==> inputs of 07-13 <==
==> flow/design.v <==
`timescale 1ns/10ps
module  SOBEL(clk,reset,busy,ready,iaddr,idata,cdata_rd,cdata_wr,caddr_rd,caddr_wr,cwr,crd,csel	);
	input clk,reset;
	input ready;
	input [7:0] idata;
	input [7:0] cdata_rd;
	output reg busy;
	output reg [16:0] iaddr;
	output reg [7:0] cdata_wr;
	output [15:0] caddr_rd;
	output reg [15:0] caddr_wr;
	output reg cwr;
	output crd;
	output reg [1:0] csel;
	assign caddr_rd = 16'd0;
	assign crd = 1'b0;
	localparam IDLE = 2'd0, READ = 2'd1, WRITE = 2'd2, DONE = 2'd3;
	reg [1:0] state;
	reg [3:0] count;
	reg [16:0] count_iaddr;    
	reg [16:0] w_count;        
	reg [71:0] pixel_value;    
	reg [7:0] sobel_x;
	wire [71:0] win = {idata, pixel_value[63:0]};
	wire [7:0] p0 = win[7:0],   p1 = win[15:8],  p2 = win[23:16];
	wire [7:0] p3 = win[31:24], p5 = win[47:40];
	wire [7:0] p6 = win[55:48], p7 = win[63:56], p8 = win[71:64];
	wire signed [11:0] gx = $signed({4'b0, p0}) + $signed({3'b0, p3, 1'b0}) + $signed({4'b0, p6})
	                      - $signed({3'b0, p5, 1'b0}) - $signed({4'b0, p2}) - $signed({4'b0, p8});
	wire signed [11:0] gy_r = $signed({4'b0, pixel_value[7:0]}) + $signed({3'b0, pixel_value[15:8], 1'b0}) + $signed({4'b0, pixel_value[23:16]})
	                        - $signed({3'b0, pixel_value[63:56], 1'b0}) - $signed({4'b0, pixel_value[55:48]}) - $signed({4'b0, pixel_value[71:64]});
	function [7:0] clamp(input signed [11:0] v);
		if (v > 255) clamp = 8'd255;
		else if (v < 0) clamp = 8'd0;
		else clamp = v[7:0];
	endfunction
	wire [8:0] temp_combine = sobel_x + cdata_wr + 9'd1;
	always @(posedge clk)
	begin
		if (reset) begin
			state <= IDLE;
			busy <= 1'b0;
			cwr <= 1'b0;
			csel <= 2'b00;
			count <= 4'd0;
			iaddr <= 17'd0;
			count_iaddr <= 17'd0;
			w_count <= 17'd0;
			caddr_wr <= 16'd0;
			cdata_wr <= 8'd0;
		end
		else begin
			case (state)
			IDLE: begin
				if (ready) begin
					busy <= 1'b1;
					state <= READ;
					count <= 4'd0;
					count_iaddr <= 17'd0;
					iaddr <= 17'd0;
					w_count <= 17'd0;
				end
			end
			READ: begin
				pixel_value[count*8 +: 8] <= idata;
				if (count == 4'd8) begin
					cwr <= 1'b1;
					csel <= 2'b01;
					cdata_wr <= clamp(gx);
					sobel_x <= clamp(gx);
					caddr_wr <= w_count[15:0];
					state <= WRITE;
				end
				else begin
					if (count == 4'd2 || count == 4'd5)
						iaddr <= iaddr + 17'd256;
					else
						iaddr <= iaddr + 17'd1;
					count <= count + 4'd1;
				end
			end
			WRITE: begin
				if (csel == 2'b01) begin
					csel <= 2'b10;
					cdata_wr <= clamp(gy_r);
				end
				else if (csel == 2'b10) begin
					csel <= 2'b11;
					cdata_wr <= temp_combine[8:1];
				end
				else begin
					cwr <= 1'b0;
					csel <= 2'b00;
					count <= 4'd0;
					w_count <= w_count + 17'd1;
					if (w_count == 17'd65535) begin
						busy <= 1'b0;
						state <= DONE;
					end
					else begin
						state <= READ;
						if (count_iaddr % 258 == 255) begin
							count_iaddr <= count_iaddr + 17'd3;
							iaddr <= count_iaddr + 17'd3;
						end
						else begin
							count_iaddr <= count_iaddr + 17'd1;
							iaddr <= count_iaddr + 17'd1;
						end
					end
				end
			end
			default: ;
			endcase
		end
	end
endmodule
==> flow/run.sh <==
#!/bin/bash
# the make line also repeats each setting of config.mk as NAME=value (left out here)
make -C /OpenROAD-flow-scripts/flow DESIGN_CONFIG=/design/flow/config.mk WORK_HOME=/design/flow/orfs CLKGATE_MAP_FILE= finish
==> flow/config.mk <==
export PLATFORM = sky130hd
export DESIGN_NAME = SOBEL
export DESIGN_NICKNAME = SOBEL
export VERILOG_FILES = /design/flow/design.v
export SDC_FILE = /design/flow/constraint.sdc
export NUM_CORES = 4
export LEC_CHECK = 0
export CAP_MARGIN = 20
export CORE_MARGIN = 2
export CORE_UTILIZATION = 56
export CTS_CLUSTER_DIAMETER = 393
export CTS_CLUSTER_SIZE = 95
export PLACE_DENSITY = 0.86
export SLEW_MARGIN = 20
export TNS_END_PERCENT = 15
==> flow/constraint.sdc <==
create_clock -name core_clock -period 9.6 [get_ports {clk}]
set_input_delay 1.9200 -clock core_clock [delete_from_list [all_inputs] [get_ports {clk}]]
set_output_delay 1.9200 -clock core_clock [all_outputs]
set_load 0.01 [all_outputs]
==> inputs of 06-18, as changes to 07-13 <==
- CORE_UTILIZATION: 56 -> 40
- CTS_CLUSTER_DIAMETER: 393 -> default
- CTS_CLUSTER_SIZE: 95 -> default
- PLACE_DENSITY: 0.86 -> default
- TNS_END_PERCENT: 15 -> default
==> inputs of 11-15, as changes to 07-13 <==
- CORE_UTILIZATION: 56 -> 72
- CTS_CLUSTER_DIAMETER: 393 -> default
- CTS_CLUSTER_SIZE: 95 -> default
- PLACE_DENSITY: 0.86 -> 0.75
- TNS_END_PERCENT: 15 -> default
==> flow/constraint.sdc (replaced) <==
create_clock -name core_clock -period 8.76 [get_ports {clk}]
set_input_delay 1.7520 -clock core_clock [delete_from_list [all_inputs] [get_ports {clk}]]
set_output_delay 1.7520 -clock core_clock [all_outputs]
set_load 0.01 [all_outputs]
==> inputs of 11-26, as changes to 07-13 <==
- ABC_AREA: default -> 1
- CORE_UTILIZATION: 56 -> 72
- CTS_CLUSTER_DIAMETER: 393 -> default
- PLACE_DENSITY: 0.86 -> 0.42
- TNS_END_PERCENT: 15 -> default
==> flow/constraint.sdc (replaced) <==
create_clock -name core_clock -period 8.57 [get_ports {clk}]
set_input_delay 1.7140 -clock core_clock [delete_from_list [all_inputs] [get_ports {clk}]]
set_output_delay 1.7140 -clock core_clock [all_outputs]
set_load 0.01 [all_outputs]
==> comparison table <==
Placed cell area: 07-13 13300 sq um; 11-15 13900 sq um; 06-18 13600 sq um; 11-26 14300 sq um
Worst setup slack before clock tree synthesis: 07-13 0.209 ns; 11-15 -0.429 ns; 06-18 0.256 ns; 11-26 -0.0732 ns
Met2 Resource Use GR: 07-13 0.424; 11-15 0.747; 06-18 0.308; 11-26 0.662
Flip-flop and latch area: 07-13 3890 sq um; 11-15 3890 sq um; 06-18 3890 sq um; 11-26 3910 sq um
Post-CTS sizing: 07-13 0; 11-15 48; 06-18 0; 11-26 5
Maximum frequency from static timing analysis: 07-13 110 MHz; 11-15 97.9 MHz; 06-18 109 MHz; 11-26 109 MHz
Cell count after placement: 07-13 1734; 11-15 1768; 06-18 1874; 11-26 2097
Met1 Wirelength: 07-13 13700 um; 11-15 15600 um; 06-18 15600 um; 11-26 14600 um
Number of failing setup endpoints in the final timing report: 07-13 0; 11-15 32; 06-18 0; 11-26 12
Result of the run: 07-13 no timing/DRC/antenna violations; 11-15 finished with violations; 06-18 no timing/DRC/antenna violations; 11-26 finished with violations
Layout check failures: 07-13 -; 11-15 negative setup slack; 06-18 -; 11-26 negative setup slack
Routed wl met2: 07-13 15200 um; 11-15 21600 um; 06-18 14600 um; 11-26 20700 um
Number of instances in the synthesized netlist: 07-13 1416; 11-15 1416; 06-18 1416; 11-26 1753
Highest cell delay on the worst timing path: 07-13 0.55 ns; 11-15 0.60 ns; 06-18 0.57 ns; 11-26 0.36 ns
Worst path arrival time: 07-13 9.48 ns; 11-15 10.61 ns; 06-18 9.52 ns; 11-26 9.43 ns
Utilization of the core after routing: 07-13 0.651; 11-15 0.933; 06-18 0.472; 11-26 0.914
Post-route design area: 07-13 14100 sq um; 11-15 15500 sq um; 06-18 14400 sq um; 11-26 15900 sq um

---

==> build 94: inputs <==
RTL: the design.v shown in full above, as it stands there.
export LEC_CHECK = 0
export ABC_AREA = 0
export CAP_MARGIN = 0
export CELL_PAD_IN_SITES_DETAIL_PLACEMENT = 1
export CELL_PAD_IN_SITES_GLOBAL_PLACEMENT = 2
export CORE_ASPECT_RATIO = 0.68
export CORE_MARGIN = 6
export CORE_UTILIZATION = 18
export CTS_CLUSTER_DIAMETER = 195
export CTS_CLUSTER_SIZE = 26
export GPL_ROUTABILITY_DRIVEN = 1
export MAX_ROUTING_LAYER = met4
export MIN_ROUTING_LAYER = met2
export PLACE_DENSITY = 0.9
export SETUP_SLACK_MARGIN = 2.33
export SLEW_MARGIN = 20
create_clock -name core_clock -period 13.4 [get_ports {clk}]
run.sh (not shown) runs the stock make flow with config.mk's settings and CLKGATE_MAP_FILE=.
==> build 55: changes against build 94 <==
ABC_AREA = not set   (was 0)
CAP_MARGIN = 20   (was 0)
CELL_PAD_IN_SITES_GLOBAL_PLACEMENT = 3   (was 2)
CORE_ASPECT_RATIO = not set   (was 0.68)
CORE_MARGIN = 2   (was 6)
CORE_UTILIZATION = 40   (was 18)
CTS_CLUSTER_DIAMETER = 55   (was 195)
CTS_CLUSTER_SIZE = not set   (was 26)
GPL_ROUTABILITY_DRIVEN = not set   (was 1)
MAX_ROUTING_LAYER = not set   (was met4)
MIN_ROUTING_LAYER = not set   (was met2)
PLACE_DENSITY = not set   (was 0.9)
SETUP_SLACK_MARGIN = not set   (was 2.33)
==> flow/constraint.sdc (replaced) <==
create_clock -name core_clock -period 9.6 [get_ports {clk}]
set_input_delay 1.9200 -clock core_clock [delete_from_list [all_inputs] [get_ports {clk}]]
set_output_delay 1.9200 -clock core_clock [all_outputs]
set_load 0.01 [all_outputs]
==> build 70: changes against build 94 <==
ABC_AREA = not set   (was 0)
CAP_MARGIN = 20   (was 0)
CELL_PAD_IN_SITES_DETAIL_PLACEMENT = not set   (was 1)
CELL_PAD_IN_SITES_GLOBAL_PLACEMENT = not set   (was 2)
CORE_ASPECT_RATIO = not set   (was 0.68)
CORE_MARGIN = 2   (was 6)
CORE_UTILIZATION = 72   (was 18)
CTS_CLUSTER_DIAMETER = not set   (was 195)
CTS_CLUSTER_SIZE = not set   (was 26)
GPL_ROUTABILITY_DRIVEN = not set   (was 1)
MAX_ROUTING_LAYER = not set   (was met4)
MIN_ROUTING_LAYER = not set   (was met2)
PLACE_DENSITY = not set   (was 0.9)
SETUP_SLACK_MARGIN = -0.56   (was 2.33)
==> flow/constraint.sdc (replaced) <==
create_clock -name core_clock -period 8.39 [get_ports {clk}]
set_input_delay 1.6780 -clock core_clock [delete_from_list [all_inputs] [get_ports {clk}]]
set_output_delay 1.6780 -clock core_clock [all_outputs]
set_load 0.01 [all_outputs]
==> trial 4: changes against build 94 <==
ABC_AREA = 1   (was 0)
CAP_MARGIN = 20   (was 0)
CELL_PAD_IN_SITES_DETAIL_PLACEMENT = not set   (was 1)
CELL_PAD_IN_SITES_GLOBAL_PLACEMENT = not set   (was 2)
CORE_ASPECT_RATIO = 0.5   (was 0.68)
CORE_MARGIN = 2   (was 6)
CORE_UTILIZATION = 68   (was 18)
CTS_CLUSTER_DIAMETER = 62   (was 195)
CTS_CLUSTER_SIZE = not set   (was 26)
GPL_ROUTABILITY_DRIVEN = not set   (was 1)
MAX_ROUTING_LAYER = not set   (was met4)
MIN_ROUTING_LAYER = not set   (was met2)
PLACE_DENSITY = not set   (was 0.9)
SETUP_SLACK_MARGIN = not set   (was 2.33)
==> flow/constraint.sdc (replaced) <==
create_clock -name core_clock -period 4.47 [get_ports {clk}]
set_input_delay 0.8940 -clock core_clock [delete_from_list [all_inputs] [get_ports {clk}]]
set_output_delay 0.8940 -clock core_clock [all_outputs]
set_load 0.01 [all_outputs]
==> comparison <==
Build 70 finished but failed the layout checks on setup timing. Build 94 produced a clean layout. Build 55 completed without violations. Trial 4 died in global routing (5_1_grt). Of build 55 and build 94, build 55 has the higher cell area (gap about 0.9%, measured against build 94). Between trial 4 and build 94, the lower synthesized cell count is in build 94 (gap 24%, measured against build 94). In build 55 the final cell count is smaller than in build 94, by about 18%. Of build 70 and build 94, build 94 has the higher sequential share of layout area (gap 1.5 points). Hold slack: build 55 < build 70 < build 94. Of build 94 and build 70, build 70 has the higher core utilization (gap 71 points). The highest clock skew belongs to build 94, the lowest to build 55. In trial 4 the area after synthesis is higher than in build 94, by about 5%.
==> figures <==
Status: build 55 complete, no violations; build 94 complete, no violations; trial 4 aborted with a tool error; build 70 complete, but fails checks
Stage where the flow stopped: build 55 -; build 94 -; trial 4 global routing (5_1_grt); build 70 -
Reasons for failing layout checks: build 55 -; build 94 -; trial 4 -; build 70 setup timing
Final Hold Fails: build 55 0; build 94 0; trial 4 -; build 70 0
Top cell category: build 55 combinational gates; build 94 combinational gates; trial 4 -; build 70 combinational gates
Clock network area share: build 55 3.98%; build 94 3.99%; trial 4 -; build 70 3.87%
Layout Nets: build 55 1644; build 94 1569; trial 4 -; build 70 1736
Number of sequential storage elements: build 55 158; build 94 158; trial 4 -; build 70 158
FP Rows: build 55 64; build 94 78; trial 4 35; build 70 47
Clock skew: build 55 12.6 ps; build 94 14.8 ps; trial 4 -; build 70 14.7 ps
Setup slack of the critical path after layout: build 55 433 ps; build 94 2670 ps; trial 4 -; build 70 -870 ps
Maximum net fanout on the critical path: build 55 7; build 94 12; trial 4 -; build 70 8
Placer's final routability congestion estimate: build 55 0.865; build 94 0.889; trial 4 0.938; build 70 0.962
Multi-input combinational cell area: build 55 8050 um2; build 94 7880 um2; trial 4 -; build 70 8280 um2
Die width: build 55 180 um; build 94 329 um; trial 4 199 um; build 70 135 um
Cell with the most instances after synthesis: build 55 sky130_fd_sc_hd__nor2_1; build 94 sky130_fd_sc_hd__nor2_1; trial 4 sky130_fd_sc_hd__nand2_1; build 70 sky130_fd_sc_hd__nor2_1
Type of element capturing the critical path: build 55 register; build 94 register; trial 4 -; build 70 register
Crit path top cell by count: build 55 sky130_fd_sc_hd__buf_4; build 94 -; trial 4 -; build 70 sky130_fd_sc_hd__buf_4
